**run.sh**
```bash
#!/bin/bash
# the make line also repeats each setting of config.mk as NAME=value (left out here)
make -C /OpenROAD-flow-scripts/flow DESIGN_CONFIG=/design/flow/config.mk WORK_HOME=/design/flow/orfs CLKGATE_MAP_FILE= finish
```
**config.mk**
```make
export PLATFORM = sky130hd
export DESIGN_NAME = system
export DESIGN_NICKNAME = system
export VERILOG_FILES = /design/flow/design.v
export SDC_FILE = /design/flow/constraint.sdc
export NUM_CORES = 4
export LEC_CHECK = 0
export CAP_MARGIN = 20
export CELL_PAD_IN_SITES_DETAIL_PLACEMENT = 2
export CORE_MARGIN = 2
export CORE_UTILIZATION = 44
export SETUP_SLACK_MARGIN = -0.06
export SLEW_MARGIN = 20
```
**constraint.sdc**
```tcl
create_clock -name core_clock -period 1.7 [get_ports {aclk}]
set_input_delay 0.3400 -clock core_clock [delete_from_list [all_inputs] [get_ports {aclk}]]
set_output_delay 0.3400 -clock core_clock [all_outputs]
set_load 0.01 [all_outputs]
```
**design.v**
```verilog
`timescale 1ns / 1ps
module scrambler
 #(parameter WIDTH = 32,
   parameter SEED = 7'b1111111)
  (input aclk,
   input aresetn,
   input [WIDTH-1:0] s_axis_tdata,
   input [3:0] s_axis_tuser,
   input s_axis_tvalid,
   output s_axis_tready,
   input s_axis_tlast,
   output reg [WIDTH-1:0] m_axis_tdata,
   output reg [3:0] m_axis_tuser,
   output reg m_axis_tvalid,
   input m_axis_tready,
   output reg m_axis_tlast);
  localparam TAIL_MASK = {{7{1'b0}}, {(WIDTH-7){1'b1}}};
  wire axis_tready_int = m_axis_tready;
  assign s_axis_tready = axis_tready_int;
  wire m_handshake = m_axis_tvalid && axis_tready_int;
  wire s_handshake = s_axis_tvalid && axis_tready_int;
  reg [6:0] lfsr;
  wire [WIDTH-1:0] fb;
  genvar i;
  generate
    for (i = 0; i < WIDTH; i = i + 1) begin : gen_feedback
      if (i < 4)
        assign fb[i] = lfsr[i+3] ^ lfsr[i];
      else if (i < 7)
        assign fb[i] = lfsr[i] ^ fb[i-4];
      else
        assign fb[i] = fb[i-7] ^ fb[i-4];
    end
  endgenerate
  always @(posedge aclk)
    if (~aresetn) begin
      m_axis_tdata <= {WIDTH{1'b0}};
      m_axis_tuser <= 4'h0;
      m_axis_tlast <= 1'b0;
      m_axis_tvalid <= 1'b0;
    end
    else if (s_handshake) begin
      if (s_axis_tlast)
        m_axis_tdata <= (s_axis_tdata ^ fb) & TAIL_MASK;
      else
        m_axis_tdata <= s_axis_tdata ^ fb;
      m_axis_tuser <= s_axis_tuser;
      m_axis_tlast <= s_axis_tlast;
      m_axis_tvalid <= 1'b1;
    end
    else if (m_handshake)
      m_axis_tvalid <= 1'b0;
  always @(posedge aclk)
    if (~aresetn)
      lfsr <= SEED;
    else if (s_handshake)
      lfsr <= fb[WIDTH-1:WIDTH-7];
endmodule
`timescale 1ns / 1ps
module encoder
 #(parameter WIDTH = 24)
  (input aclk,
   input aresetn,
   input [WIDTH-1:0] s_axis_tdata,
   input [3:0] s_axis_tuser,
   input s_axis_tvalid,
   output s_axis_tready,
   input s_axis_tlast,
   output reg [2*WIDTH-1:0] m_axis_tdata,
   output reg [3:0] m_axis_tuser,
   output reg m_axis_tvalid,
   input m_axis_tready,
   output reg m_axis_tlast);
  localparam HISTSIZE = 6;
  wire axis_tready_int = m_axis_tready;
  assign s_axis_tready = axis_tready_int;
  wire m_handshake = m_axis_tvalid && axis_tready_int;
  wire s_handshake = s_axis_tvalid && axis_tready_int;
  reg [2*WIDTH-1:0] m_axis_tdata_int;
  wire [WIDTH-1:0] g0;
  wire [WIDTH-1:0] g1;
  wire [2*WIDTH-1:0] hr;
  wire [2*WIDTH-1:0] tfr;
  wire [2*WIDTH-1:0] ttr;
  reg [HISTSIZE-1:0] history;
  wire [WIDTH+HISTSIZE-1:0] operand = {s_axis_tdata, history};
  genvar i;
  generate
    for (i = 0; i < WIDTH; i = i + 1) begin : gen_poly
      assign g0[i] = operand[i+6] ^ operand[i+4] ^ operand[i+3] ^ operand[i+1] ^ operand[i];
      assign g1[i] = g0[i] ^ operand[i+5] ^ operand[i+1];
    end
    for (i = 0; i < 2*WIDTH-1; i = i + 2) begin : gen_half_rate
      assign hr[i]   = g0[i/2];
      assign hr[i+1] = g1[i/2];
    end
    for (i = 0; i < 3*WIDTH/2-2; i = i + 3) begin : gen_two_thirds
      assign ttr[i]   = g0[2*(i/3)];
      assign ttr[i+1] = g1[2*(i/3)];
      assign ttr[i+2] = g0[2*(i/3)+1];
    end
    for (i = 0; i < 4*WIDTH/3-3; i = i + 4) begin : gen_three_fourths
      assign tfr[i]   = g0[i-i/4];
      assign tfr[i+1] = g1[i-i/4];
      assign tfr[i+2] = g0[i-i/4+1];
      assign tfr[i+3] = g1[i-i/4+2];
    end
  endgenerate
  assign ttr[2*WIDTH-1:3*WIDTH/2] = 0;
  assign tfr[2*WIDTH-1:4*WIDTH/3] = 0;
  always @*
    case (s_axis_tuser)
      4'b1111, 4'b0111, 4'b1011, 4'b0011:
        m_axis_tdata_int = tfr;
      4'b0001:
        m_axis_tdata_int = ttr;
      default:
        m_axis_tdata_int = hr;
    endcase
  always @(posedge aclk)
    if (~aresetn) begin
      m_axis_tdata <= {2*WIDTH{1'b0}};
      m_axis_tuser <= 4'h0;
      m_axis_tlast <= 1'b0;
      m_axis_tvalid <= 1'b0;
    end
    else if (s_handshake) begin
      m_axis_tdata <= m_axis_tdata_int;
      m_axis_tuser <= s_axis_tuser;
      m_axis_tlast <= s_axis_tlast;
      m_axis_tvalid <= 1'b1;
    end
    else if (m_handshake)
      m_axis_tvalid <= 1'b0;
  always @(posedge aclk)
    if (~aresetn)
      history <= {HISTSIZE{1'b0}};
    else if (s_handshake)
      history <= s_axis_tdata[WIDTH-1:WIDTH-HISTSIZE];
endmodule
`timescale 1ns / 1ps
module system
  #(parameter WIDTH = 24)
   (input aclk,
    input aresetn,
    input [WIDTH-1:0] s_axis_tdata,
    input s_axis_tvalid,
    output s_axis_tready,
    input s_axis_tlast,
    input [3:0] s_axis_tuser,
    output [2*WIDTH-1:0] m_axis_tdata,
    output m_axis_tvalid,
    input m_axis_tready,
    output m_axis_tlast,
    output [3:0] m_axis_tuser);
    localparam SEED = 7'b1011101;
    wire [WIDTH-1:0] s2e_tdata;
    wire s2e_tvalid;
    wire s2e_tready;
    wire s2e_tlast;
    wire [3:0] s2e_tuser;
    scrambler #(.WIDTH(WIDTH), .SEED(SEED)) scrambler_i(
        .aclk(aclk),
        .aresetn(aresetn),
        .s_axis_tdata(s_axis_tdata),
        .s_axis_tvalid(s_axis_tvalid),
        .s_axis_tready(s_axis_tready),
        .s_axis_tuser(s_axis_tuser),
        .s_axis_tlast(s_axis_tlast),
        .m_axis_tdata(s2e_tdata),
        .m_axis_tvalid(s2e_tvalid),
        .m_axis_tready(s2e_tready),
        .m_axis_tuser(s2e_tuser),
        .m_axis_tlast(s2e_tlast)
    );
    encoder #(.WIDTH(WIDTH)) encoder_i(
        .aclk(aclk),
        .aresetn(aresetn),
        .s_axis_tdata(s2e_tdata),
        .s_axis_tvalid(s2e_tvalid),
        .s_axis_tready(s2e_tready),
        .s_axis_tuser(s2e_tuser),
        .s_axis_tlast(s2e_tlast),
        .m_axis_tdata(m_axis_tdata),
        .m_axis_tvalid(m_axis_tvalid),
        .m_axis_tready(m_axis_tready),
        .m_axis_tuser(m_axis_tuser),
        .m_axis_tlast(m_axis_tlast)
    );
endmodule
```
==> flow_summary.html, run 1 <==
<h3>Flow metrics</h3>
<table>
<tr><th>Metric</th><th>Value</th></tr>
<tr><th colspan="2">Yosys</th></tr>
<tr><td>Sequential cell area fraction in the yosys report</td><td>0.320</td></tr>
<tr><td>Most common cell in the synthesized netlist</td><td>dfxtp_1</td></tr>
<tr><td>Synth top cells by count</td><td>dfxtp_1, nand2_1, a21oi_1</td></tr>
<tr><td>Share of synthesized area spent on multiplexers</td><td>0.00165</td></tr>
<tr><td>Area fraction in full adders, half adders and majority gates</td><td>0</td></tr>
<tr><td>Dominant Register Cell</td><td>dfxtp_1</td></tr>
<tr><td>Number of cell instances after yosys synthesis</td><td>roughly 610</td></tr>
<tr><td>Share of async-settable or async-resettable flops after synthesis</td><td>0</td></tr>
<tr><td>Simple-gate share of the synthesized area</td><td>0.102</td></tr>
<tr><td>Top area contributor share</td><td>0.320</td></tr>
<tr><td>#FFs+latches synth</td><td>97</td></tr>
<tr><td>Nets in the synthesized netlist</td><td>646</td></tr>
<tr><td>Distinct cell type count of the synthesized netlist</td><td>about 50</td></tr>
<tr><td>Post-Synth AOI/OAI Area</td><td>0.178</td></tr>
<tr><td>Cell count after synthesis</td><td>between 600 and 700</td></tr>
<tr><td>Post-synth tally of flip-flops with integrated enable</td><td>0</td></tr>
<tr><td>Netlist Area Pre-Place</td><td>6060 um2</td></tr>
<tr><td>Post-synth area hogs</td><td>dfxtp_1, xnor3_1, xnor2_1</td></tr>
<tr><td>Average cell area after synthesis</td><td>a little under 10 um2</td></tr>
<tr><td>Dominant cell type by area after synthesis</td><td>dfxtp_1</td></tr>
<tr><td>Yosys-reported design area after synthesis</td><td>6060 um2</td></tr>
<tr><td>Synth warnings</td><td>2</td></tr>
<tr><td>Xor/xnor cell area share of the yosys netlist</td><td>0.343</td></tr>
<tr><td>Top non-seq family</td><td>XOR/XNOR gates</td></tr>
<tr><th colspan="2">Floorplanning</th></tr>
<tr><td>Vert. Die Dim</td><td>between 100 and 150 um</td></tr>
<tr><td>Std-Cell Core Area</td><td>13300 um2</td></tr>
<tr><td>Number of cell rows</td><td>~42</td></tr>
<tr><td>Die Wd</td><td>121 um</td></tr>
<tr><td>Effective utilization at floorplan</td><td>0.454</td></tr>
<tr><td>Die Area</td><td>14700 um2</td></tr>
<tr><td>Total I/O pin count</td><td>between 80 and 90</td></tr>
<tr><th colspan="2">Status</th></tr>
<tr><td>Run status</td><td>stopped before the end</td></tr>
<tr><td>Stopped at</td><td>detailed placement (3_5_place_dp)</td></tr>
<tr><td>Tool error message</td><td>[ERROR DPL-0033] detailed placement checks failed during check placement.</td></tr>
<tr><th colspan="2">Placed design</th></tr>
<tr><td>Port Buffers</td><td>87</td></tr>
<tr><td>Weighted congestion reported at the end of routability-driven placement</td><td>~0.93</td></tr>
</table>
## per-stage QoR
step                    setup TNS, ns  power, W
after floorplan               -0.0116   0.00439
after global placement          -2.62   0.00568
==> run 2: changes to the inputs <==
- ABC_AREA: default -> 1
- CAP_MARGIN: 20 -> 15
- CELL_PAD_IN_SITES_DETAIL_PLACEMENT: 2 -> default
- CORE_UTILIZATION: 44 -> 72
- CTS_CLUSTER_DIAMETER: default -> 371
- CTS_CLUSTER_SIZE: default -> 98
- PLACE_DENSITY: default -> 0.42
- SETUP_SLACK_MARGIN: -0.06 -> default
- TNS_END_PERCENT: default -> 5
- clock period: 1.7 -> 1.56 ns (I/O delays scaled with it)
==> run 2 against run 1 <==
The flow stops in clock tree synthesis (4_1_cts). Synthesized cell count up 45%. Die size decreased by 37%. Synthesized area rose by 1.5%.
==> flow_summary.html, run 2 <==
<h3>Flow metrics</h3>
<table>
<tr><th>Metric</th><th>Value</th></tr>
<tr><th colspan="2">Status</th></tr>
<tr><td>Run status</td><td>stopped before the end</td></tr>
<tr><td>Stopped at</td><td>clock tree synthesis (4_1_cts)</td></tr>
<tr><td>Tool error message</td><td>[ERROR DPL-0038] Utilization greater than 100%, impossible to legalize</td></tr>
<tr><th colspan="2">Floorplanning</th></tr>
<tr><td>Die Area</td><td>9300 um2 (-37%)</td></tr>
<tr><td>Std-Cell Core Area</td><td>8260 um2 (-38%)</td></tr>
<tr><td>Effective utilization at floorplan</td><td>0.745 (+0.291)</td></tr>
<tr><td>Die Wd</td><td>96.4 um (-21%)</td></tr>
<tr><td>Number of cell rows</td><td>33 (-21%)</td></tr>
<tr><td>Vert. Die Dim</td><td>96.4 um (-21%)</td></tr>
<tr><td>Total I/O pin count</td><td>88 (unchanged)</td></tr>
<tr><th colspan="2">Yosys</th></tr>
<tr><td>Dominant Register Cell</td><td>dfxtp_1</td></tr>
<tr><td>Post-synth tally of flip-flops with integrated enable</td><td>0 (unchanged)</td></tr>
<tr><td>Top non-seq family</td><td>simple AND/OR/NAND/NOR gates</td></tr>
<tr><td>#FFs+latches synth</td><td>97 (unchanged)</td></tr>
<tr><td>Yosys-reported design area after synthesis</td><td>6150 um2 (+1.5%)</td></tr>
<tr><td>Area fraction in full adders, half adders and majority gates</td><td>0 (unchanged)</td></tr>
<tr><td>Nets in the synthesized netlist</td><td>921 (+43%)</td></tr>
<tr><td>Most common cell in the synthesized netlist</td><td>nand2_1</td></tr>
<tr><td>Share of async-settable or async-resettable flops after synthesis</td><td>0 (unchanged)</td></tr>
<tr><td>Number of cell instances after yosys synthesis</td><td>888 (+45%)</td></tr>
<tr><td>Netlist Area Pre-Place</td><td>6150 um2 (+1.5%)</td></tr>
<tr><td>Average cell area after synthesis</td><td>6.93 um2 (-30%)</td></tr>
<tr><td>Dominant cell type by area after synthesis</td><td>dfxtp_1</td></tr>
<tr><td>Synth top cells by count</td><td>nand2_1, dfxtp_1, inv_1, o21ai_0, nor2_1</td></tr>
<tr><td>Post-Synth AOI/OAI Area</td><td>0.137 (-0.0411)</td></tr>
<tr><td>Post-synth area hogs</td><td>dfxtp_1, nand2_1, xor2_1</td></tr>
<tr><td>Simple-gate share of the synthesized area</td><td>0.268 (+0.166)</td></tr>
<tr><td>Synth warnings</td><td>2 (unchanged)</td></tr>
<tr><td>Sequential cell area fraction in the yosys report</td><td>0.316 (-0.00482)</td></tr>
<tr><td>Share of synthesized area spent on multiplexers</td><td>0 (-0.00165)</td></tr>
<tr><td>Xor/xnor cell area share of the yosys netlist</td><td>0.182 (-0.161)</td></tr>
<tr><td>Distinct cell type count of the synthesized netlist</td><td>35 (-30%)</td></tr>
<tr><td>Cell count after synthesis</td><td>888 (+45%)</td></tr>
<tr><td>Top area contributor share</td><td>0.316 (-0.00482)</td></tr>
<tr><th colspan="2">Placed design</th></tr>
<tr><td>Placed Cells incl. Taps</td><td>roughly 1200</td></tr>
<tr><td>Weighted congestion reported at the end of routability-driven placement</td><td>1.02 (+9.6%)</td></tr>
<tr><td>Detailed-placement wirelength estimate</td><td>17.6 mm</td></tr>
<tr><td>Port Buffers</td><td>87 (unchanged)</td></tr>
</table>
run 2: stage by stage:
| stage | instance area (um2) | utilization | setup WS [ns] |
|---|---|---|---|
| 3_5_place_dp | 7930 | 0.961 | -0.428 |
| 3_3_place_gp | 7930 | 0.961 | -0.203 |
| 2_1_floorplan | 6150 | - | 0.0923 |
==> run 3: changes to the inputs <==
- ABC_AREA: 1 -> default
- CAP_MARGIN: 15 -> 20
- CORE_ASPECT_RATIO: default -> 0.84
- CTS_CLUSTER_DIAMETER: 371 -> default
- CTS_CLUSTER_SIZE: 98 -> 37
- GPL_TIMING_DRIVEN: default -> 1
- MAX_ROUTING_LAYER: default -> met4
- PLACE_DENSITY: 0.42 -> 0.66
- SETUP_SLACK_MARGIN: default -> -0.13
- TNS_END_PERCENT: 5 -> 75
- clock period: 1.56 -> 2.2 ns (I/O delays scaled with it)
==> run 3 against run 2 <==
Now clean on timing, DRC and antenna. Synthesized area decreased by 1.5%. Die size fell by 1.4%. Synthesized cell count fell by 31%.
==> flow_summary.html, run 3 <==
<h2>Synthesis and place &amp; route</h2>
<table>
<tr><th>Metric</th><th>Value</th></tr>
<tr><th colspan="2">Status</th></tr>
<tr><td>Run status</td><td>no timing/DRC/antenna violations</td></tr>
<tr><th colspan="2">Floorplanning</th></tr>
<tr><td>Effective utilization at floorplan</td><td>0.748 (+0.00238)</td></tr>
<tr><td>Std-Cell Core Area</td><td>8110 um2 (-1.8%)</td></tr>
<tr><td>Die Wd</td><td>104 um (+7.9%)</td></tr>
<tr><td>Number of cell rows</td><td>30 (-9.1%)</td></tr>
<tr><td>Vert. Die Dim</td><td>88.1 um (-8.7%)</td></tr>
<tr><td>Total I/O pin count</td><td>88 (unchanged)</td></tr>
<tr><td>Die Area</td><td>9170 um2 (-1.4%)</td></tr>
<tr><th colspan="2">Critical path</th></tr>
<tr><td>Cell-by-cell trace of the critical path</td><td>clkdlybuf4s50_1 -&gt; clkdlybuf4s50_1</td></tr>
<tr><td>CP Data Required Time</td><td>1.76 ns</td></tr>
<tr><td>Most common cell on crit path</td><td>clkdlybuf4s50_1</td></tr>
<tr><td>Largest delay share family, worst path</td><td>buffers and inverters</td></tr>
<tr><td>Data arrival time of the worst path</td><td>1.61 ns</td></tr>
<tr><td>CP bufs+invs</td><td>2</td></tr>
<tr><td>Critical R2R Launch</td><td>scrambler_i.m_axis_tdata[6]</td></tr>
<tr><td>Terminus of the critical flop-to-flop path</td><td>encoder_i.m_axis_tdata[11]</td></tr>
<tr><td>Reg2Reg Setup Slack</td><td>0.20 ns</td></tr>
<tr><td>CP max FO</td><td>8</td></tr>
<tr><td>Length in cells of the worst reg-to-reg path</td><td>4</td></tr>
<tr><td>Worst setup path startpoint</td><td>m_axis_tready</td></tr>
<tr><td>Crit. End Element</td><td>output pin</td></tr>
<tr><td>Sort of element at the start of the critical path</td><td>input port</td></tr>
<tr><td>Max stage delay cell, worst path</td><td>clkdlybuf4s50_1</td></tr>
<tr><td>Worst setup path end</td><td>s_axis_tready</td></tr>
<tr><td>Number of logic stages on the critical path including buffering</td><td>2</td></tr>
<tr><td>Worst path max stage delay</td><td>0.59 ns</td></tr>
<tr><td>Type of the worst setup path</td><td>input port to output pin</td></tr>
<tr><th colspan="2">Yosys</th></tr>
<tr><td>Area fraction in full adders, half adders and majority gates</td><td>0 (unchanged)</td></tr>
<tr><td>Share of async-settable or async-resettable flops after synthesis</td><td>0 (unchanged)</td></tr>
<tr><td>Simple-gate share of the synthesized area</td><td>0.102 (-0.166)</td></tr>
<tr><td>Nets in the synthesized netlist</td><td>646 (-30%)</td></tr>
<tr><td>Dominant Register Cell</td><td>dfxtp_1</td></tr>
<tr><td>Netlist Area Pre-Place</td><td>6060 um2 (-1.5%)</td></tr>
<tr><td>Top area contributor share</td><td>0.320 (+0.00482)</td></tr>
<tr><td>Post-synth area hogs</td><td>dfxtp_1, xnor3_1, xnor2_1</td></tr>
<tr><td>Synth warnings</td><td>2 (unchanged)</td></tr>
<tr><td>Share of synthesized area spent on multiplexers</td><td>0.00165 (+0.00165)</td></tr>
<tr><td>#FFs+latches synth</td><td>97 (unchanged)</td></tr>
<tr><td>Number of cell instances after yosys synthesis</td><td>613 (-31%)</td></tr>
<tr><td>Cell count after synthesis</td><td>613 (-31%)</td></tr>
<tr><td>Most common cell in the synthesized netlist</td><td>dfxtp_1</td></tr>
<tr><td>Xor/xnor cell area share of the yosys netlist</td><td>0.343 (+0.161)</td></tr>
<tr><td>Average cell area after synthesis</td><td>9.89 um2 (+43%)</td></tr>
<tr><td>Top non-seq family</td><td>XOR/XNOR gates</td></tr>
<tr><td>Distinct cell type count of the synthesized netlist</td><td>50 (+43%)</td></tr>
<tr><td>Post-synth tally of flip-flops with integrated enable</td><td>0 (unchanged)</td></tr>
<tr><td>Post-Synth AOI/OAI Area</td><td>0.178 (+0.0411)</td></tr>
<tr><td>Dominant cell type by area after synthesis</td><td>dfxtp_1</td></tr>
<tr><td>Sequential cell area fraction in the yosys report</td><td>0.320 (+0.00482)</td></tr>
<tr><td>Synth top cells by count</td><td>dfxtp_1, nand2_1, a21oi_1</td></tr>
<tr><td>Yosys-reported design area after synthesis</td><td>6060 um2 (-1.5%)</td></tr>
<tr><th colspan="2">STA</th></tr>
<tr><td>Setup violations, final</td><td>0</td></tr>
<tr><td>Fin crit period</td><td>2.05 ns</td></tr>
<tr><td>Slew of the pin with the lowest slew margin</td><td>0.624 ns</td></tr>
<tr><td>Setup TNS after final layout</td><td>0 ns</td></tr>
<tr><td>RSZ-0062 raised after global routing</td><td>no</td></tr>
<tr><td>Maximum clock frequency</td><td>488 MHz</td></tr>
<tr><td>Final count of hold timing violations</td><td>0</td></tr>
<tr><td>Final max-slew violation count</td><td>0</td></tr>
<tr><td>Worst Skew</td><td>0.0170 ns</td></tr>
<tr><td>Period utilisation layout</td><td>0.931</td></tr>
<tr><td>Slew Limit Headroom</td><td>0.581</td></tr>
<tr><th colspan="2">Route</th></tr>
<tr><td>Post-DR wirelength/cell</td><td>21.3 um</td></tr>
<tr><td>Routed vias/inst</td><td>between 6 and 7</td></tr>
<tr><td>Total length of routed wires</td><td>16.7 mm</td></tr>
<tr><td>Final antenna diode count</td><td>0</td></tr>
<tr><td>Tally of nets with antenna violations remaining after routing</td><td>0</td></tr>
<tr><td>Drt first-iter violations</td><td>a little over 500</td></tr>
<tr><td>1st-pass router iterations</td><td>7</td></tr>
<tr><td>Via total after detailed routing</td><td>5095</td></tr>
<tr><td>Number of remaining DRC errors</td><td>0</td></tr>
<tr><th colspan="2">CTS</th></tr>
<tr><td>Post-CTS Resized</td><td>0</td></tr>
<tr><td>CTS tree</td><td>built</td></tr>
<tr><td>Htree depth</td><td>3</td></tr>
<tr><td>Clock input transition at the sequential cells of the worst setup and hold paths</td><td>0.10 ns</td></tr>
<tr><td>Deepest clock path buffer count</td><td>2</td></tr>
<tr><td>Clock tree root driver cell</td><td>clkbuf_8</td></tr>
<tr><td>TritonCTS sink count</td><td>97</td></tr>
<tr><td>Quantity of hold-fixing buffers added after cts</td><td>0</td></tr>
<tr><td>Post-CTS setup repair buffer count</td><td>0</td></tr>
<tr><td>Total CTS buffers</td><td>9</td></tr>
<tr><td>Skew-Pair Late Insertion Delay</td><td>0.38 ns</td></tr>
<tr><th colspan="2">Power and ir drop</th></tr>
<tr><td>Internal power summed over all cells</td><td>0.00329 W</td></tr>
<tr><td>Sw Pwr</td><td>0.00178 W</td></tr>
<tr><td>Power density over the cells</td><td>703 nW/um2</td></tr>
<tr><td>Clock group</td><td>between 0.001 and 0.0015 W</td></tr>
<tr><td>Power share of the clock group</td><td>0.222</td></tr>
<tr><td>Worst-case vdd ir drop</td><td>0.000428 V</td></tr>
<tr><td>Part of the total power dissipated in sequential elements</td><td>0.395</td></tr>
<tr><td>Power of the sequential group</td><td>0.00200 W</td></tr>
<tr><td>Combinational group power</td><td>0.00194 W</td></tr>
<tr><td>Largest power group</td><td>sequential cells</td></tr>
<tr><td>P_leak</td><td>2.90 nW</td></tr>
<tr><td>Combinational Power Share</td><td>0.384</td></tr>
<tr><td>Switching part of the total power</td><td>0.350</td></tr>
<tr><th colspan="2">Min path</th></tr>
<tr><td>Cell count of the worst hold path</td><td>2</td></tr>
<tr><td>Worst Min Path Start</td><td>encoder_i.m_axis_tdata[47]</td></tr>
<tr><td>Terminating pin of the worst hold path</td><td>encoder_i.m_axis_tdata[47]</td></tr>
<tr><td>Worst hold path class</td><td>flip-flop to flip-flop</td></tr>
<tr><th colspan="2">Layout</th></tr>
<tr><td>Post-layout net count</td><td>701</td></tr>
<tr><td>Final core occ</td><td>0.889</td></tr>
<tr><td>Relative area change from synthesis to final layout</td><td>19.0%</td></tr>
<tr><th colspan="2">Placed design</th></tr>
<tr><td>Detailed-placement wirelength estimate</td><td>11.9 mm (-33%)</td></tr>
<tr><td>Port Buffers</td><td>87 (unchanged)</td></tr>
<tr><td>Weighted congestion reported at the end of routability-driven placement</td><td>0.912 (-11%)</td></tr>
<tr><th colspan="2">GRT</th></tr>
<tr><td>Total congestion overflow after global routing</td><td>0</td></tr>
<tr><td>Maximum number of pins on one net before global-route repair</td><td>63</td></tr>
<tr><td>Antenna violations before repair</td><td>0</td></tr>
<tr><td>Overall routing resource usage</td><td>0.387</td></tr>
<tr><td>Number of global-route vias before repair</td><td>4941</td></tr>
<tr><td>First-pass GRT wire length</td><td>26.4 mm</td></tr>
<tr><th colspan="2">Flow run</th></tr>
<tr><td>Max cap viols</td><td>0</td></tr>
<tr><td>Total number of warnings across the stage logs</td><td>28</td></tr>
</table>
==> run 3: stage by stage <==
| stage | setup WS [ns] | total power [W] | std cells | cell area, um2 | hold slack [ns] |
|---|---|---|---|---|---|
| 6_report | 0.152 | 0.00507 | 785 | 7210 | 0.464 |
| 4_1_cts | 0.143 | 0.00501 | 785 | 7210 | 0.466 |
| 5_1_grt | 0.114 | 0.00522 | 785 | 7210 | 0.483 |
| 2_1_floorplan | 0.488 | 0.00339 | 613 | 6060 | 0.432 |
| 3_3_place_gp | 0.186 | 0.00385 | 769 | 7020 | 0.441 |
| 3_5_place_dp | 0.128 | 0.00390 | 769 | 7020 | 0.449 |
==> run 3: area by class of cell <==
class                      count  area, um2
tap                          112        140
clock buffer                  10        128
multi-input combinational    445       3790
fill                         378        898
sequential                    97       1940
inverter                       1       3.75
timing repair buffer         114       1150
clock inverter                 6       57.6
==> run 3: layer usage <==
metal | GRT usage | up-vias | part of all wire
met1 | 0.477 | 2439 | 0.38
met3 | 0.0915 | 50 | 0.10
met5 | - | - | 0
met4 | 0.120 | 0 | 0.025
li1 | - | 2278 | -
met2 | 0.641 | 328 | 0.49
==> run 4: changes to the inputs <==
- CORE_ASPECT_RATIO: 0.84 -> 1.88
- CORE_UTILIZATION: 72 -> 56
- CTS_CLUSTER_DIAMETER: default -> 287
- CTS_CLUSTER_SIZE: 37 -> 87
- GPL_TIMING_DRIVEN: 1 -> default
- MAX_ROUTING_LAYER: met4 -> default
- PLACE_DENSITY: 0.66 -> 0.35
- SETUP_SLACK_MARGIN: -0.13 -> default
- TNS_END_PERCENT: 75 -> 15
- clock period: 2.2 -> 4.0 ns (I/O delays scaled with it)
==> run 4 against run 3 <==
Final cell count up 0.76%. Non-clock buffer count down 17. Sequential share of layout area up 0.23 points. Clock skew down 0.0065 ns. Critical path type unchanged. Design area down 0.83%. Core utilization down 22 points. Combinational power down 48%. Register-to-register slack better by 1.7 ns. Hold slack worse by 0.011 ns. Flip-flop count unchanged.
==> flow_summary.html, run 4 <==
<h2>Synthesis and place &amp; route</h2>
<table>
<tr><th>Metric</th><th>Value</th></tr>
<tr><th colspan="2">Yosys</th></tr>
<tr><td>Synth top cells by count</td><td>dfxtp_1, nand2_1, a21oi_1</td></tr>
<tr><td>Share of async-settable or async-resettable flops after synthesis</td><td>0 (unchanged)</td></tr>
<tr><td>Top area contributor share</td><td>0.320 (unchanged)</td></tr>
<tr><td>Average cell area after synthesis</td><td>9.89 um2 (unchanged)</td></tr>
<tr><td>Yosys-reported design area after synthesis</td><td>6060 um2 (unchanged)</td></tr>
<tr><td>Synth warnings</td><td>2 (unchanged)</td></tr>
<tr><td>Post-synth tally of flip-flops with integrated enable</td><td>0 (unchanged)</td></tr>
<tr><td>Post-synth area hogs</td><td>dfxtp_1, xnor3_1, xnor2_1</td></tr>
<tr><td>Dominant Register Cell</td><td>dfxtp_1</td></tr>
<tr><td>Simple-gate share of the synthesized area</td><td>0.102 (unchanged)</td></tr>
<tr><td>Share of synthesized area spent on multiplexers</td><td>0.00165 (unchanged)</td></tr>
<tr><td>Nets in the synthesized netlist</td><td>646 (unchanged)</td></tr>
<tr><td>Sequential cell area fraction in the yosys report</td><td>0.320 (unchanged)</td></tr>
<tr><td>#FFs+latches synth</td><td>97 (unchanged)</td></tr>
<tr><td>Top non-seq family</td><td>XOR/XNOR gates</td></tr>
<tr><td>Xor/xnor cell area share of the yosys netlist</td><td>0.343 (unchanged)</td></tr>
<tr><td>Dominant cell type by area after synthesis</td><td>dfxtp_1</td></tr>
<tr><td>Post-Synth AOI/OAI Area</td><td>0.178 (unchanged)</td></tr>
<tr><td>Cell count after synthesis</td><td>613 (unchanged)</td></tr>
<tr><td>Area fraction in full adders, half adders and majority gates</td><td>0 (unchanged)</td></tr>
<tr><td>Number of cell instances after yosys synthesis</td><td>613 (unchanged)</td></tr>
<tr><td>Most common cell in the synthesized netlist</td><td>dfxtp_1</td></tr>
<tr><td>Netlist Area Pre-Place</td><td>6060 um2 (unchanged)</td></tr>
<tr><td>Distinct cell type count of the synthesized netlist</td><td>50 (unchanged)</td></tr>
<tr><th colspan="2">Min path</th></tr>
<tr><td>Worst Min Path Start</td><td>scrambler_i.m_axis_tlast</td></tr>
<tr><td>Cell count of the worst hold path</td><td>2 (unchanged)</td></tr>
<tr><td>Worst hold path class</td><td>flip-flop to flip-flop</td></tr>
<tr><td>Terminating pin of the worst hold path</td><td>encoder_i.m_axis_tlast</td></tr>
<tr><th colspan="2">Power and ir drop</th></tr>
<tr><td>Sw Pwr</td><td>0.000972 W (-45%)</td></tr>
<tr><td>Clock group</td><td>0.000835 W (-25%)</td></tr>
<tr><td>Combinational group power</td><td>0.00101 W (-48%)</td></tr>
<tr><td>Power density over the cells</td><td>413 nW/um2 (-41%)</td></tr>
<tr><td>Combinational Power Share</td><td>0.341 (-0.043)</td></tr>
<tr><td>Worst-case vdd ir drop</td><td>0.000299 V (-30%)</td></tr>
<tr><td>P_leak</td><td>2.84 nW (-2.3%)</td></tr>
<tr><td>Switching part of the total power</td><td>0.329 (-0.0212)</td></tr>
<tr><td>Internal power summed over all cells</td><td>0.00198 W (-40%)</td></tr>
<tr><td>Power share of the clock group</td><td>0.283 (+0.061)</td></tr>
<tr><td>Largest power group</td><td>sequential cells</td></tr>
<tr><td>Power of the sequential group</td><td>0.00111 W (-44%)</td></tr>
<tr><td>Part of the total power dissipated in sequential elements</td><td>0.376 (-0.019)</td></tr>
<tr><th colspan="2">Critical path</th></tr>
<tr><td>Most common cell on crit path</td><td>clkdlybuf4s50_1</td></tr>
<tr><td>Critical R2R Launch</td><td>scrambler_i.m_axis_tuser[1]</td></tr>
<tr><td>Crit. End Element</td><td>output pin</td></tr>
<tr><td>Data arrival time of the worst path</td><td>1.98 ns (+0.37 ns)</td></tr>
<tr><td>Sort of element at the start of the critical path</td><td>input port</td></tr>
<tr><td>Type of the worst setup path</td><td>input port to output pin</td></tr>
<tr><td>CP Data Required Time</td><td>3.20 ns (+1.44 ns)</td></tr>
<tr><td>Worst path max stage delay</td><td>0.60 ns (about the same)</td></tr>
<tr><td>Number of logic stages on the critical path including buffering</td><td>2 (unchanged)</td></tr>
<tr><td>CP max FO</td><td>8 (unchanged)</td></tr>
<tr><td>Length in cells of the worst reg-to-reg path</td><td>4 (unchanged)</td></tr>
<tr><td>Reg2Reg Setup Slack</td><td>1.85 ns (+1.65 ns)</td></tr>
<tr><td>Worst setup path end</td><td>s_axis_tready</td></tr>
<tr><td>Max stage delay cell, worst path</td><td>clkdlybuf4s50_1</td></tr>
<tr><td>Worst setup path startpoint</td><td>m_axis_tready</td></tr>
<tr><td>CP bufs+invs</td><td>2 (unchanged)</td></tr>
<tr><td>Cell-by-cell trace of the critical path</td><td>clkdlybuf4s50_1 -&gt; clkdlybuf4s50_1</td></tr>
<tr><td>Terminus of the critical flop-to-flop path</td><td>encoder_i.m_axis_tdata[29]</td></tr>
<tr><td>Largest delay share family, worst path</td><td>buffers and inverters</td></tr>
<tr><th colspan="2">Flow run</th></tr>
<tr><td>Max cap viols</td><td>0 (unchanged)</td></tr>
<tr><td>Total number of warnings across the stage logs</td><td>28 (unchanged)</td></tr>
<tr><th colspan="2">Floorplanning</th></tr>
<tr><td>Effective utilization at floorplan</td><td>0.568 (-0.180)</td></tr>
<tr><td>Vert. Die Dim</td><td>147 um (+66%)</td></tr>
<tr><td>Total I/O pin count</td><td>88 (unchanged)</td></tr>
<tr><td>Die Wd</td><td>79.9 um (-23%)</td></tr>
<tr><td>Std-Cell Core Area</td><td>10700 um2 (+32%)</td></tr>
<tr><td>Die Area</td><td>11700 um2 (+28%)</td></tr>
<tr><td>Number of cell rows</td><td>52 (+73%)</td></tr>
<tr><th colspan="2">CTS</th></tr>
<tr><td>Clock tree root driver cell</td><td>clkbuf_16</td></tr>
<tr><td>Total CTS buffers</td><td>9 (unchanged)</td></tr>
<tr><td>Htree depth</td><td>3 (unchanged)</td></tr>
<tr><td>Post-CTS Resized</td><td>0 (unchanged)</td></tr>
<tr><td>Clock input transition at the sequential cells of the worst setup and hold paths</td><td>0.07 ns (-0.03 ns)</td></tr>
<tr><td>TritonCTS sink count</td><td>97 (unchanged)</td></tr>
<tr><td>Deepest clock path buffer count</td><td>2 (unchanged)</td></tr>
<tr><td>Quantity of hold-fixing buffers added after cts</td><td>0 (unchanged)</td></tr>
<tr><td>Post-CTS setup repair buffer count</td><td>0 (unchanged)</td></tr>
<tr><td>Skew-Pair Late Insertion Delay</td><td>0.35 ns (-0.03 ns)</td></tr>
<tr><td>CTS tree</td><td>built</td></tr>
<tr><th colspan="2">STA</th></tr>
<tr><td>Setup TNS after final layout</td><td>0 ns (unchanged)</td></tr>
<tr><td>Period utilisation layout</td><td>0.695 (-0.236)</td></tr>
<tr><td>Maximum clock frequency</td><td>roughly 360 MHz</td></tr>
<tr><td>Worst Skew</td><td>0.0104 ns (-0.00655 ns)</td></tr>
<tr><td>Fin crit period</td><td>2.78 ns</td></tr>
<tr><td>Setup violations, final</td><td>0 (unchanged)</td></tr>
<tr><td>Final count of hold timing violations</td><td>0 (unchanged)</td></tr>
<tr><td>Final max-slew violation count</td><td>0 (unchanged)</td></tr>
<tr><td>Slew Limit Headroom</td><td>0.390 (-0.191)</td></tr>
<tr><td>RSZ-0062 raised after global routing</td><td>no</td></tr>
<tr><td>Slew of the pin with the lowest slew margin</td><td>0.913 ns (+0.289 ns)</td></tr>
<tr><th colspan="2">Placed design</th></tr>
<tr><td>Port Buffers</td><td>87 (unchanged)</td></tr>
<tr><td>Detailed-placement wirelength estimate</td><td>11.8 mm (-0.81%)</td></tr>
<tr><td>Weighted congestion reported at the end of routability-driven placement</td><td>0.940 (+3.1%)</td></tr>
<tr><td>Cell Area, Placed</td><td>6870 um2 (-2.3%)</td></tr>
<tr><th colspan="2">GRT</th></tr>
<tr><td>Maximum number of pins on one net before global-route repair</td><td>63 (unchanged)</td></tr>
<tr><td>Antenna violations before repair</td><td>0 (unchanged)</td></tr>
<tr><td>Total congestion overflow after global routing</td><td>0 (unchanged)</td></tr>
<tr><td>Number of global-route vias before repair</td><td>4673 (-5.4%)</td></tr>
<tr><td>First-pass GRT wire length</td><td>25.4 mm (-4.0%)</td></tr>
<tr><td>Overall routing resource usage</td><td>0.285 (-0.102)</td></tr>
<tr><th colspan="2">Layout</th></tr>
<tr><td>Multi-input logic area</td><td>3790 um2 (about the same)</td></tr>
<tr><td>Area taken by flip-flops and latches</td><td>1940 um2 (unchanged)</td></tr>
<tr><td>Post-layout net count</td><td>684 (-2.4%)</td></tr>
<tr><td>Relative area change from synthesis to final layout</td><td>18.0%</td></tr>
<tr><td>Number of filler cells placed in the layout</td><td>885 (+130%)</td></tr>
<tr><td>Final std cell area, no fill</td><td>7150 um2 (-0.83%)</td></tr>
<tr><th colspan="2">Route</th></tr>
<tr><td>1st-pass router iterations</td><td>6 (-1)</td></tr>
<tr><td>Post-DR wirelength/cell</td><td>19.9 um (-6.6%)</td></tr>
<tr><td>Tally of nets with antenna violations remaining after routing</td><td>0 (unchanged)</td></tr>
<tr><td>Final antenna diode count</td><td>0 (unchanged)</td></tr>
<tr><td>Drt first-iter violations</td><td>352 (-32%)</td></tr>
<tr><td>Total length of routed wires</td><td>15.8 mm (-5.9%)</td></tr>
<tr><td>Via total after detailed routing</td><td>4730 (-7.2%)</td></tr>
<tr><td>Number of remaining DRC errors</td><td>0 (unchanged)</td></tr>
<tr><td>Routed vias/inst</td><td>5.98 (-7.9%)</td></tr>
<tr><th colspan="2">Status</th></tr>
<tr><td>Run status</td><td>no timing/DRC/antenna violations</td></tr>
</table>
[run 4: layer usage]
layer / vias to the layer above / GRT usage / wire length, um
li1: 2245 / - / -
met1: 2273 / 0.329 / 5760
met2: 168 / 0.508 / 8670
met3: 44 / 0.0402 / 729
met4: 0 / 0.130 / 599
met5: - / 0 / 0
[run 4: layout make-up]
class / count / share of cell area
repair buffers: 97 / 0.134
flip-flops and latches: 97 / 0.272
multi-input cells: 445 / 0.530
clock inverters: 7 / 0.00823
clock buffers: 9 / 0.0315
well taps: 135 / 0.0236
inverters: 1 / 0.000525
[run 4: metrics by stage]
step,worst slack (ns),instances,hold slack [ns],utilization,power [W]
2_1_floorplan,2.15,613,0.432,-,0.00187
3_3_place_gp,1.23,775,0.442,0.643,0.00212
3_5_place_dp,1.22,775,0.448,0.643,0.00213
4_1_cts,1.22,791,0.458,0.670,0.00297
5_1_grt,1.16,791,0.470,0.670,0.00308
6_report,1.22,791,0.453,0.670,0.00295
==> run 5: changes to the inputs <==
- CORE_ASPECT_RATIO: 1.88 -> default
- CORE_UTILIZATION: 56 -> 72
- CTS_CLUSTER_DIAMETER: 287 -> default
- CTS_CLUSTER_SIZE: 87 -> 27
- GPL_TIMING_DRIVEN: default -> 1
- MAX_ROUTING_LAYER: default -> met4
- PLACE_DENSITY: 0.35 -> 0.66
- SETUP_SLACK_MARGIN: default -> 0.89
- TNS_END_PERCENT: 15 -> 100
- clock period: 4.0 -> 3.05 ns (I/O delays scaled with it)
==> run 5 against run 4 <==
Sequential power rose by 32%. Via count rose by 4.4%. Global-route usage up 8.5 points. Largest cell class unchanged. Die size shrank 22%. Clock power is 7.1% higher. Synthesized cell count is the same. Combinational power is 31% higher. Synthesized area did not move. Largest power group unchanged. Register-to-register slack got worse by 0.82 ns. Non-clock buffer count is 3 higher. Setup slack worse by 0.31 ns.
==> flow_summary.html, run 5 <==
<h2>Synthesis and place &amp; route</h2>
<table>
<tr><th>Metric</th><th>Value</th></tr>
<tr><th colspan="2">Floorplanning</th></tr>
<tr><td>Die Wd</td><td>95.8 um (+20%)</td></tr>
<tr><td>Vert. Die Dim</td><td>95.8 um (-35%)</td></tr>
<tr><td>Total I/O pin count</td><td>88 (unchanged)</td></tr>
<tr><td>Number of cell rows</td><td>33 (-37%)</td></tr>
<tr><td>Die Area</td><td>9170 um2 (-22%)</td></tr>
<tr><td>Effective utilization at floorplan</td><td>0.741 (+0.173)</td></tr>
<tr><td>Std-Cell Core Area</td><td>8180 um2 (-23%)</td></tr>
<tr><th colspan="2">Yosys</th></tr>
<tr><td>Dominant cell type by area after synthesis</td><td>dfxtp_1</td></tr>
<tr><td>Synth top cells by count</td><td>dfxtp_1, nand2_1, a21oi_1</td></tr>
<tr><td>Distinct cell type count of the synthesized netlist</td><td>50 (unchanged)</td></tr>
<tr><td>Post-synth area hogs</td><td>dfxtp_1, xnor3_1, xnor2_1</td></tr>
<tr><td>Synth warnings</td><td>2 (unchanged)</td></tr>
<tr><td>Most common cell in the synthesized netlist</td><td>dfxtp_1</td></tr>
<tr><td>Post-synth tally of flip-flops with integrated enable</td><td>0 (unchanged)</td></tr>
<tr><td>Sequential cell area fraction in the yosys report</td><td>0.320 (unchanged)</td></tr>
<tr><td>Average cell area after synthesis</td><td>9.89 um2 (unchanged)</td></tr>
<tr><td>Number of cell instances after yosys synthesis</td><td>613 (unchanged)</td></tr>
<tr><td>Nets in the synthesized netlist</td><td>646 (unchanged)</td></tr>
<tr><td>Share of synthesized area spent on multiplexers</td><td>0.00165 (unchanged)</td></tr>
<tr><td>Area fraction in full adders, half adders and majority gates</td><td>0 (unchanged)</td></tr>
<tr><td>Cell count after synthesis</td><td>613 (unchanged)</td></tr>
<tr><td>Top non-seq family</td><td>XOR/XNOR gates</td></tr>
<tr><td>Dominant Register Cell</td><td>dfxtp_1</td></tr>
<tr><td>Simple-gate share of the synthesized area</td><td>0.102 (unchanged)</td></tr>
<tr><td>Share of async-settable or async-resettable flops after synthesis</td><td>0 (unchanged)</td></tr>
<tr><td>Top area contributor share</td><td>0.320 (unchanged)</td></tr>
<tr><td>Yosys-reported design area after synthesis</td><td>6060 um2 (unchanged)</td></tr>
<tr><td>Netlist Area Pre-Place</td><td>6060 um2 (unchanged)</td></tr>
<tr><td>Post-Synth AOI/OAI Area</td><td>0.178 (unchanged)</td></tr>
<tr><td>Xor/xnor cell area share of the yosys netlist</td><td>0.343 (unchanged)</td></tr>
<tr><td>#FFs+latches synth</td><td>97 (unchanged)</td></tr>
<tr><th colspan="2">STA</th></tr>
<tr><td>Worst Skew</td><td>0.0136 ns (+0.00315 ns)</td></tr>
<tr><td>Fin crit period</td><td>2.13 ns</td></tr>
<tr><td>Final count of hold timing violations</td><td>0 (unchanged)</td></tr>
<tr><td>Maximum clock frequency</td><td>469 MHz</td></tr>
<tr><td>Slew of the pin with the lowest slew margin</td><td>0.820 ns (-0.0931 ns)</td></tr>
<tr><td>Setup violations, final</td><td>0 (unchanged)</td></tr>
<tr><td>Slew Limit Headroom</td><td>0.453 (+0.0635)</td></tr>
<tr><td>Final max-slew violation count</td><td>0 (unchanged)</td></tr>
<tr><td>Period utilisation layout</td><td>0.699 (+0.00489)</td></tr>
<tr><td>RSZ-0062 raised after global routing</td><td>yes</td></tr>
<tr><td>Setup WS post-layout</td><td>0.917 ns (-0.305 ns)</td></tr>
<tr><td>Setup TNS after final layout</td><td>0 ns (unchanged)</td></tr>
<tr><th colspan="2">Power and ir drop</th></tr>
<tr><td>Power density over the cells</td><td>521 nW/um2 (+26%)</td></tr>
<tr><td>Switching part of the total power</td><td>0.336 (+0.00694)</td></tr>
<tr><td>Worst-case vdd ir drop</td><td>0.000312 V (+4.6%)</td></tr>
<tr><td>Power share of the clock group</td><td>0.243 (-0.040)</td></tr>
<tr><td>Clock group</td><td>0.000894 W (+7.1%)</td></tr>
<tr><td>Combinational group power</td><td>0.00132 W (+31%)</td></tr>
<tr><td>Part of the total power dissipated in sequential elements</td><td>0.398 (+0.022)</td></tr>
<tr><td>Power of the sequential group</td><td>0.00146 W (+32%)</td></tr>
<tr><td>P_leak</td><td>2.81 nW (-0.84%)</td></tr>
<tr><td>Combinational Power Share</td><td>0.359 (+0.018)</td></tr>
<tr><td>Largest power group</td><td>sequential cells</td></tr>
<tr><td>Internal power summed over all cells</td><td>0.00244 W (+23%)</td></tr>
<tr><td>Sw Pwr</td><td>0.00124 W (+27%)</td></tr>
<tr><th colspan="2">Critical path</th></tr>
<tr><td>Type of the worst setup path</td><td>input port to output pin</td></tr>
<tr><td>Sort of element at the start of the critical path</td><td>input port</td></tr>
<tr><td>Critical R2R Launch</td><td>scrambler_i.m_axis_tuser[0]</td></tr>
<tr><td>Length in cells of the worst reg-to-reg path</td><td>4 (unchanged)</td></tr>
<tr><td>Largest delay share family, worst path</td><td>buffers and inverters</td></tr>
<tr><td>Worst path max stage delay</td><td>0.61 ns (about the same)</td></tr>
<tr><td>CP max FO</td><td>8 (unchanged)</td></tr>
<tr><td>Number of logic stages on the critical path including buffering</td><td>2 (unchanged)</td></tr>
<tr><td>Reg2Reg Setup Slack</td><td>1.03 ns (-0.82 ns)</td></tr>
<tr><td>Cell-by-cell trace of the critical path</td><td>clkdlybuf4s50_1 -&gt; dlygate4sd2_1</td></tr>
<tr><td>Terminus of the critical flop-to-flop path</td><td>encoder_i.m_axis_tdata[24]</td></tr>
<tr><td>CP bufs+invs</td><td>2 (unchanged)</td></tr>
<tr><td>Max stage delay cell, worst path</td><td>clkdlybuf4s50_1</td></tr>
<tr><td>Data arrival time of the worst path</td><td>1.52 ns (-0.46 ns)</td></tr>
<tr><td>CP Data Required Time</td><td>2.44 ns (-0.76 ns)</td></tr>
<tr><td>Crit. End Element</td><td>output pin</td></tr>
<tr><td>Worst setup path startpoint</td><td>m_axis_tready</td></tr>
<tr><td>Worst setup path end</td><td>s_axis_tready</td></tr>
<tr><th colspan="2">CTS</th></tr>
<tr><td>Clock tree root driver cell</td><td>clkbuf_8</td></tr>
<tr><td>TritonCTS sink count</td><td>97 (unchanged)</td></tr>
<tr><td>Deepest clock path buffer count</td><td>2 (unchanged)</td></tr>
<tr><td>Total CTS buffers</td><td>9 (unchanged)</td></tr>
<tr><td>Htree depth</td><td>3 (unchanged)</td></tr>
<tr><td>CTS tree</td><td>built</td></tr>
<tr><td>Quantity of hold-fixing buffers added after cts</td><td>0 (unchanged)</td></tr>
<tr><td>Skew-Pair Late Insertion Delay</td><td>0.37 ns (+0.02 ns)</td></tr>
<tr><td>Clock input transition at the sequential cells of the worst setup and hold paths</td><td>0.10 ns (+0.03 ns)</td></tr>
<tr><th colspan="2">Layout</th></tr>
<tr><td>Post-layout net count</td><td>687 (+0.44%)</td></tr>
<tr><td>Number of filler cells placed in the layout</td><td>438 (-51%)</td></tr>
<tr><td>Relative area change from synthesis to final layout</td><td>16.5%</td></tr>
<tr><td>Final core occ</td><td>0.864 (+0.194)</td></tr>
<tr><td>Non-filler instance count after layout</td><td>764 (-3.4%)</td></tr>
<tr><td>Final std cell area, no fill</td><td>7060 um2 (-1.2%)</td></tr>
<tr><th colspan="2">Route</th></tr>
<tr><td>1st-pass router iterations</td><td>6 (unchanged)</td></tr>
<tr><td>Number of remaining DRC errors</td><td>0 (unchanged)</td></tr>
<tr><td>Tally of nets with antenna violations remaining after routing</td><td>0 (unchanged)</td></tr>
<tr><td>Via total after detailed routing</td><td>4939 (+4.4%)</td></tr>
<tr><td>Final antenna diode count</td><td>0 (unchanged)</td></tr>
<tr><td>Post-DR wirelength/cell</td><td>20.7 um (+3.7%)</td></tr>
<tr><td>Routed vias/inst</td><td>6.46 (+8.1%)</td></tr>
<tr><td>Total length of routed wires</td><td>15.8 mm (+0.14%)</td></tr>
<tr><td>Drt first-iter violations</td><td>481 (+37%)</td></tr>
<tr><th colspan="2">Status</th></tr>
<tr><td>Run status</td><td>no timing/DRC/antenna violations</td></tr>
<tr><th colspan="2">GRT</th></tr>
<tr><td>Total congestion overflow after global routing</td><td>0 (unchanged)</td></tr>
<tr><td>Antenna violations before repair</td><td>0 (unchanged)</td></tr>
<tr><td>Number of global-route vias before repair</td><td>4675 (+0.043%)</td></tr>
<tr><td>Maximum number of pins on one net before global-route repair</td><td>47 (-25%)</td></tr>
<tr><td>First-pass GRT wire length</td><td>24.6 mm (-3.0%)</td></tr>
<tr><td>Overall routing resource usage</td><td>0.370 (+0.0854)</td></tr>
<tr><th colspan="2">Flow run</th></tr>
<tr><td>Max cap viols</td><td>0 (unchanged)</td></tr>
<tr><td>Total number of warnings across the stage logs</td><td>29 (+3.6%)</td></tr>
<tr><th colspan="2">Min path</th></tr>
<tr><td>Terminating pin of the worst hold path</td><td>encoder_i.m_axis_tdata[46]</td></tr>
<tr><td>Worst Min Path Start</td><td>encoder_i.m_axis_tdata[46]</td></tr>
<tr><td>Cell count of the worst hold path</td><td>2 (unchanged)</td></tr>
<tr><td>Worst hold path class</td><td>flip-flop to flip-flop</td></tr>
<tr><th colspan="2">Placed design</th></tr>
<tr><td>Placed Cells incl. Taps</td><td>748 (-3.5%)</td></tr>
<tr><td>Port Buffers</td><td>87 (unchanged)</td></tr>
<tr><td>Detailed-placement wirelength estimate</td><td>11.0 mm (-6.4%)</td></tr>
<tr><td>Weighted congestion reported at the end of routability-driven placement</td><td>0.979 (+4.2%)</td></tr>
<tr><td>Place WS</td><td>0.550 ns (-0.665 ns)</td></tr>
<tr><td>Cell Area, Placed</td><td>6840 um2 (-0.44%)</td></tr>
</table>
[run 5: layout make-up]
class / instances / area (um2) / share of cell area
inverter: 1 / 3.75 / 0.000532
sequential: 97 / 1940 / 0.275
multi-input combinational: 445 / 3800 / 0.539
clock inverter: 6 / 73.8 / 0.0105
timing repair buffer: 100 / 967 / 0.137
tap: 105 / 131 / 0.0186
clock buffer: 10 / 138 / 0.0195
[run 5: what timing repair did]
action | CTS | global route
resized | 1 | 4
setup endpoints to repair | 1 | 29
buffers inserted | 0 | 0
[run 5: layer usage]
layer,vias to the layer above,track usage,part of all wire
met4,0,0.174,0.037
met1,2291,0.485,0.40
met3,62,0.0603,0.097
met2,344,0.568,0.46
li1,2242,-,-
met5,-,-,0
[run 5: stage by stage]
step / hold WS (ns) / total power [W]
after global placement: 0.440 / 0.00273
after global routing: 0.483 / 0.00380
after CTS: 0.458 / 0.00363
final: 0.462 / 0.00368
after floorplan: 0.432 / 0.00245
after detailed placement: 0.445 / 0.00275
==> run 6: changes to the inputs <==
- ABC_AREA: default -> 1
- CAP_MARGIN: 20 -> 35
- CELL_PAD_IN_SITES_GLOBAL_PLACEMENT: default -> 3
- CORE_UTILIZATION: 72 -> 71
- CTS_CLUSTER_DIAMETER: default -> 351
- CTS_CLUSTER_SIZE: 27 -> default
- GPL_ROUTABILITY_DRIVEN: default -> 0
- HOLD_SLACK_MARGIN: default -> 0.23
- MIN_ROUTING_LAYER: default -> met2
- PLACE_DENSITY: 0.66 -> default
- PLACE_DENSITY_LB_ADDON: default -> 0.02
- SLEW_MARGIN: 20 -> 30
- TNS_END_PERCENT: 100 -> 75
- clock period: 3.05 -> 3.02 ns (I/O delays scaled with it)
==> run 6 against run 5 <==
Synthesized cell count increased by 45%. The flow now stops in global placement without I/O (3_1_place_gp_skip_io). Synthesized area increased by 1.5%. Die size increased by 2.8%.
==> flow_summary.html, run 6 <==
<h3>Flow metrics</h3>
<table>
<tr><th>Metric</th><th>Value</th></tr>
<tr><th colspan="2">Floorplanning</th></tr>
<tr><td>Die Wd</td><td>97.1 um (+1.4%)</td></tr>
<tr><td>Effective utilization at floorplan</td><td>0.741 (about the same)</td></tr>
<tr><td>Std-Cell Core Area</td><td>8300 um2 (+1.5%)</td></tr>
<tr><td>Number of cell rows</td><td>33 (unchanged)</td></tr>
<tr><td>Die Area</td><td>9430 um2 (+2.8%)</td></tr>
<tr><td>Vert. Die Dim</td><td>97.1 um (+1.4%)</td></tr>
<tr><th colspan="2">Yosys</th></tr>
<tr><td>Netlist Area Pre-Place</td><td>6150 um2 (+1.5%)</td></tr>
<tr><td>Dominant cell type by area after synthesis</td><td>dfxtp_1</td></tr>
<tr><td>Dominant Register Cell</td><td>dfxtp_1</td></tr>
<tr><td>Yosys-reported design area after synthesis</td><td>6150 um2 (+1.5%)</td></tr>
<tr><td>Top non-seq family</td><td>simple AND/OR/NAND/NOR gates</td></tr>
<tr><td>Post-Synth AOI/OAI Area</td><td>0.137 (-0.0411)</td></tr>
<tr><td>Synth warnings</td><td>2 (unchanged)</td></tr>
<tr><td>Top area contributor share</td><td>0.316 (-0.00482)</td></tr>
<tr><td>Simple-gate share of the synthesized area</td><td>0.268 (+0.166)</td></tr>
<tr><td>Xor/xnor cell area share of the yosys netlist</td><td>0.182 (-0.161)</td></tr>
<tr><td>Cell count after synthesis</td><td>888 (+45%)</td></tr>
<tr><td>Share of async-settable or async-resettable flops after synthesis</td><td>0 (unchanged)</td></tr>
<tr><td>Most common cell in the synthesized netlist</td><td>nand2_1</td></tr>
<tr><td>Nets in the synthesized netlist</td><td>921 (+43%)</td></tr>
<tr><td>Average cell area after synthesis</td><td>6.93 um2 (-30%)</td></tr>
<tr><td>Post-synth area hogs</td><td>dfxtp_1, nand2_1, xor2_1</td></tr>
<tr><td>Sequential cell area fraction in the yosys report</td><td>0.316 (-0.00482)</td></tr>
<tr><td>Area fraction in full adders, half adders and majority gates</td><td>0 (unchanged)</td></tr>
<tr><td>Number of cell instances after yosys synthesis</td><td>888 (+45%)</td></tr>
<tr><td>Share of synthesized area spent on multiplexers</td><td>0 (-0.00165)</td></tr>
<tr><td>#FFs+latches synth</td><td>97 (unchanged)</td></tr>
<tr><td>Post-synth tally of flip-flops with integrated enable</td><td>0 (unchanged)</td></tr>
<tr><td>Distinct cell type count of the synthesized netlist</td><td>35 (-30%)</td></tr>
<tr><td>Synth top cells by count</td><td>nand2_1, dfxtp_1, inv_1, o21ai_0, nor2_1</td></tr>
<tr><th colspan="2">Status</th></tr>
<tr><td>Tool error message</td><td>[ERROR FLW-0024] Place density exceeds 1.0 (current PLACE_DENSITY_LB_ADDON =  0.02). Please check if the value of  PLACE_DENSITY_LB_ADDON is between 0 and 0.99.</td></tr>
<tr><td>Stopped at</td><td>global placement without I/O (3_1_place_gp_skip_io)</td></tr>
<tr><td>Run status</td><td>stopped before the end</td></tr>
</table>
==> run 7: changes to the inputs <==
- ABC_AREA: 1 -> default
- CAP_MARGIN: 35 -> 20
- CELL_PAD_IN_SITES_GLOBAL_PLACEMENT: 3 -> default
- CORE_UTILIZATION: 71 -> 72
- CTS_CLUSTER_DIAMETER: 351 -> default
- CTS_CLUSTER_SIZE: default -> 27
- GPL_ROUTABILITY_DRIVEN: 0 -> default
- HOLD_SLACK_MARGIN: 0.23 -> default
- MIN_ROUTING_LAYER: met2 -> default
- PLACE_DENSITY: default -> 0.66
- PLACE_DENSITY_LB_ADDON: 0.02 -> default
- SETUP_SLACK_MARGIN: 0.89 -> 0.75
- SLEW_MARGIN: 30 -> 20
- TNS_END_PERCENT: 75 -> 60
- clock period: 3.02 -> 3.09 ns (I/O delays scaled with it)
==> run 7 against run 6 <==
Now clean on timing, DRC and antenna. Die size decreased by 2.8%. Synthesized cell count decreased by 31%. Synthesized area decreased by 1.5%.
==> flow_summary.html, run 7 <==
<h2>Synthesis and place &amp; route</h2>
<table>
<tr><th>Metric</th><th>Value</th></tr>
<tr><th colspan="2">Yosys</th></tr>
<tr><td>Cell count after synthesis</td><td>613 (-31%)</td></tr>
<tr><td>Top area contributor share</td><td>0.320 (+0.00482)</td></tr>
<tr><td>Simple-gate share of the synthesized area</td><td>0.102 (-0.166)</td></tr>
<tr><td>Post-synth tally of flip-flops with integrated enable</td><td>0 (unchanged)</td></tr>
<tr><td>Average cell area after synthesis</td><td>9.89 um2 (+43%)</td></tr>
<tr><td>Top non-seq family</td><td>XOR/XNOR gates</td></tr>
<tr><td>#FFs+latches synth</td><td>97 (unchanged)</td></tr>
<tr><td>Share of async-settable or async-resettable flops after synthesis</td><td>0 (unchanged)</td></tr>
<tr><td>Netlist Area Pre-Place</td><td>6060 um2 (-1.5%)</td></tr>
<tr><td>Number of cell instances after yosys synthesis</td><td>613 (-31%)</td></tr>
<tr><td>Distinct cell type count of the synthesized netlist</td><td>50 (+43%)</td></tr>
<tr><td>Post-synth area hogs</td><td>dfxtp_1, xnor3_1, xnor2_1</td></tr>
<tr><td>Xor/xnor cell area share of the yosys netlist</td><td>0.343 (+0.161)</td></tr>
<tr><td>Most common cell in the synthesized netlist</td><td>dfxtp_1</td></tr>
<tr><td>Yosys-reported design area after synthesis</td><td>6060 um2 (-1.5%)</td></tr>
<tr><td>Share of synthesized area spent on multiplexers</td><td>0.00165 (+0.00165)</td></tr>
<tr><td>Nets in the synthesized netlist</td><td>646 (-30%)</td></tr>
<tr><td>Post-Synth AOI/OAI Area</td><td>0.178 (+0.0411)</td></tr>
<tr><td>Area fraction in full adders, half adders and majority gates</td><td>0 (unchanged)</td></tr>
<tr><td>Synth warnings</td><td>2 (unchanged)</td></tr>
<tr><td>Sequential cell area fraction in the yosys report</td><td>0.320 (+0.00482)</td></tr>
<tr><td>Synth top cells by count</td><td>dfxtp_1, nand2_1, a21oi_1</td></tr>
<tr><td>Dominant cell type by area after synthesis</td><td>dfxtp_1</td></tr>
<tr><td>Dominant Register Cell</td><td>dfxtp_1</td></tr>
<tr><th colspan="2">CTS</th></tr>
<tr><td>Quantity of hold-fixing buffers added after cts</td><td>0</td></tr>
<tr><td>Deepest clock path buffer count</td><td>2</td></tr>
<tr><td>Clock input transition at the sequential cells of the worst setup and hold paths</td><td>0.11 ns</td></tr>
<tr><td>Htree depth</td><td>3</td></tr>
<tr><td>Clock tree root driver cell</td><td>clkbuf_8</td></tr>
<tr><td>Skew-Pair Late Insertion Delay</td><td>0.37 ns</td></tr>
<tr><td>TritonCTS sink count</td><td>97</td></tr>
<tr><td>CTS tree</td><td>built</td></tr>
<tr><td>Total CTS buffers</td><td>9</td></tr>
<tr><th colspan="2">GRT</th></tr>
<tr><td>M1 GR Usage</td><td>0.491</td></tr>
<tr><td>Overall routing resource usage</td><td>0.361</td></tr>
<tr><td>Antenna violations before repair</td><td>0</td></tr>
<tr><td>Routing usage on met2</td><td>0.543</td></tr>
<tr><td>Busiest grt layer</td><td>met2</td></tr>
<tr><td>First-pass GRT wire length</td><td>between 20 and 25 mm</td></tr>
<tr><td>Total congestion overflow after global routing</td><td>0</td></tr>
<tr><td>Number of global-route vias before repair</td><td>4556</td></tr>
<tr><td>Grt met3 use</td><td>0.0619</td></tr>
<tr><td>Maximum number of pins on one net before global-route repair</td><td>47</td></tr>
<tr><th colspan="2">Floorplanning</th></tr>
<tr><td>Std-Cell Core Area</td><td>8180 um2 (-1.5%)</td></tr>
<tr><td>Die Area</td><td>9170 um2 (-2.8%)</td></tr>
<tr><td>Die Wd</td><td>95.8 um (-1.4%)</td></tr>
<tr><td>Effective utilization at floorplan</td><td>0.741 (about the same)</td></tr>
<tr><td>Total I/O pin count</td><td>88</td></tr>
<tr><td>Vert. Die Dim</td><td>95.8 um (-1.4%)</td></tr>
<tr><td>Number of cell rows</td><td>33 (unchanged)</td></tr>
<tr><th colspan="2">Critical path</th></tr>
<tr><td>Data arrival time of the worst path</td><td>2.43 ns</td></tr>
<tr><td>Worst path max stage delay</td><td>0.60 ns</td></tr>
<tr><td>Type of the worst setup path</td><td>flip-flop to flip-flop</td></tr>
<tr><td>CP Data Required Time</td><td>between 3 and 4 ns</td></tr>
<tr><td>Sort of element at the start of the critical path</td><td>flip-flop</td></tr>
<tr><td>CP max FO</td><td>24</td></tr>
<tr><td>Critical R2R Launch</td><td>scrambler_i.m_axis_tuser[2]</td></tr>
<tr><td>Max stage delay cell, worst path</td><td>nand2_1</td></tr>
<tr><td>Crit. End Element</td><td>flip-flop</td></tr>
<tr><td>Reg2Reg Setup Slack</td><td>~0.9 ns</td></tr>
<tr><td>Cell-by-cell trace of the critical path</td><td>o21bai_1 -&gt; nand2_1 -&gt; a221oi_1 -&gt; o21ai_0</td></tr>
<tr><td>Length in cells of the worst reg-to-reg path</td><td>4</td></tr>
<tr><td>Number of logic stages on the critical path including buffering</td><td>4</td></tr>
<tr><td>Largest delay share family, worst path</td><td>AND-OR/OR-AND gates</td></tr>
<tr><td>CP bufs+invs</td><td>0</td></tr>
<tr><td>Terminus of the critical flop-to-flop path</td><td>encoder_i.m_axis_tdata[3]</td></tr>
<tr><td>Worst setup path end</td><td>encoder_i.m_axis_tdata[3]</td></tr>
<tr><td>Worst setup path startpoint</td><td>scrambler_i.m_axis_tuser[2]</td></tr>
<tr><th colspan="2">Power and ir drop</th></tr>
<tr><td>P_leak</td><td>2.80 nW</td></tr>
<tr><td>Combinational Power Share</td><td>0.365</td></tr>
<tr><td>Part of the total power dissipated in sequential elements</td><td>0.407</td></tr>
<tr><td>Combinational group power</td><td>around 0.0013 W</td></tr>
<tr><td>Clock group</td><td>0.000806 W</td></tr>
<tr><td>Switching part of the total power</td><td>0.348</td></tr>
<tr><td>Sw Pwr</td><td>0.00123 W</td></tr>
<tr><td>Power of the sequential group</td><td>~0.0014 W</td></tr>
<tr><td>Power density over the cells</td><td>505 nW/um2</td></tr>
<tr><td>Total power after layout</td><td>0.00354 W</td></tr>
<tr><td>Power share of the clock group</td><td>0.227</td></tr>
<tr><td>Internal power summed over all cells</td><td>0.00231 W</td></tr>
<tr><td>Worst-case vdd ir drop</td><td>about 0.00033 V</td></tr>
<tr><td>Largest power group</td><td>sequential cells</td></tr>
<tr><th colspan="2">Flow run</th></tr>
<tr><td>Total number of warnings across the stage logs</td><td>28</td></tr>
<tr><td>Max cap viols</td><td>0</td></tr>
<tr><th colspan="2">STA</th></tr>
<tr><td>Final count of hold timing violations</td><td>0</td></tr>
<tr><td>Slew of the pin with the lowest slew margin</td><td>around 0.85 ns</td></tr>
<tr><td>Final max-slew violation count</td><td>0</td></tr>
<tr><td>Setup violations, final</td><td>0</td></tr>
<tr><td>Setup TNS after final layout</td><td>0 ns</td></tr>
<tr><td>Setup WS post-layout</td><td>around 0.92 ns</td></tr>
<tr><td>Worst Skew</td><td>approximately 0.011 ns</td></tr>
<tr><td>Worst Hold Margin</td><td>0.459 ns</td></tr>
<tr><td>Period utilisation layout</td><td>0.701</td></tr>
<tr><td>Slew Limit Headroom</td><td>0.433</td></tr>
<tr><td>RSZ-0062 raised after global routing</td><td>no</td></tr>
<tr><td>Maximum clock frequency</td><td>461 MHz</td></tr>
<tr><td>Fin crit period</td><td>2.17 ns</td></tr>
<tr><th colspan="2">Min path</th></tr>
<tr><td>Cell count of the worst hold path</td><td>2</td></tr>
<tr><td>Terminating pin of the worst hold path</td><td>encoder_i.m_axis_tuser[1]</td></tr>
<tr><td>Worst hold path class</td><td>flip-flop to flip-flop</td></tr>
<tr><td>Worst Min Path Start</td><td>encoder_i.m_axis_tuser[1]</td></tr>
<tr><th colspan="2">Route</th></tr>
<tr><td>Total length of routed wires</td><td>15.5 mm</td></tr>
<tr><td>Number of remaining DRC errors</td><td>0</td></tr>
<tr><td>Final antenna diode count</td><td>0</td></tr>
<tr><td>Routed vias/inst</td><td>around 6.5</td></tr>
<tr><td>1st-pass router iterations</td><td>5</td></tr>
<tr><td>Via total after detailed routing</td><td>4929</td></tr>
<tr><td>Tally of nets with antenna violations remaining after routing</td><td>0</td></tr>
<tr><td>Drt first-iter violations</td><td>between 400 and 500</td></tr>
<tr><td>Post-DR wirelength/cell</td><td>20.3 um</td></tr>
<tr><th colspan="2">Layout</th></tr>
<tr><td>Post-layout net count</td><td>687</td></tr>
<tr><td>Number of filler cells placed in the layout</td><td>454</td></tr>
<tr><td>Final std cell area, no fill</td><td>about 7000 um2</td></tr>
<tr><td>Multi-input logic area</td><td>3790 um2</td></tr>
<tr><td>Relative area change from synthesis to final layout</td><td>15.8%</td></tr>
<tr><td>Area taken by flip-flops and latches</td><td>1940 um2</td></tr>
<tr><th colspan="2">Placed design</th></tr>
<tr><td>Cell Area, Placed</td><td>6840 um2</td></tr>
<tr><td>Place WS</td><td>0.645 ns</td></tr>
<tr><td>Detailed-placement wirelength estimate</td><td>10.8 mm</td></tr>
<tr><td>Weighted congestion reported at the end of routability-driven placement</td><td>0.980</td></tr>
<tr><td>Port Buffers</td><td>87</td></tr>
<tr><th colspan="2">Status</th></tr>
<tr><td>Run status</td><td>no timing/DRC/antenna violations</td></tr>
</table>
## run 7: repair_timing
item                                    4_1_cts  5_1_grt
endpoints found under the setup margin        1        0
buffers inserted                              0        0
resized                                       1        0
## run 7: per-layer routing
metal  vias up  wire length [um]
met5         -                 0
met4         0               572
met3        58              1550
met2       328              6900
met1      2309              6470
li1       2234                 -
## run 7: layout make-up
cell class,count,share of cell area
repair buffers,100,0.138
clock inverters,7,0.00856
multi-input cells,445,0.540
clock buffers,9,0.0177
well taps,105,0.0187
flip-flops and latches,97,0.277
inverters,1,0.000535
## run 7: through the flow
step                cells  utilization
global placement      748        0.836
CTS                   764        0.858
finish                764        0.858
global route          764        0.858
floorplan             613            -
detailed placement    748        0.836
Power figures rest on the tool's default switching activity, not on a simulated workload.
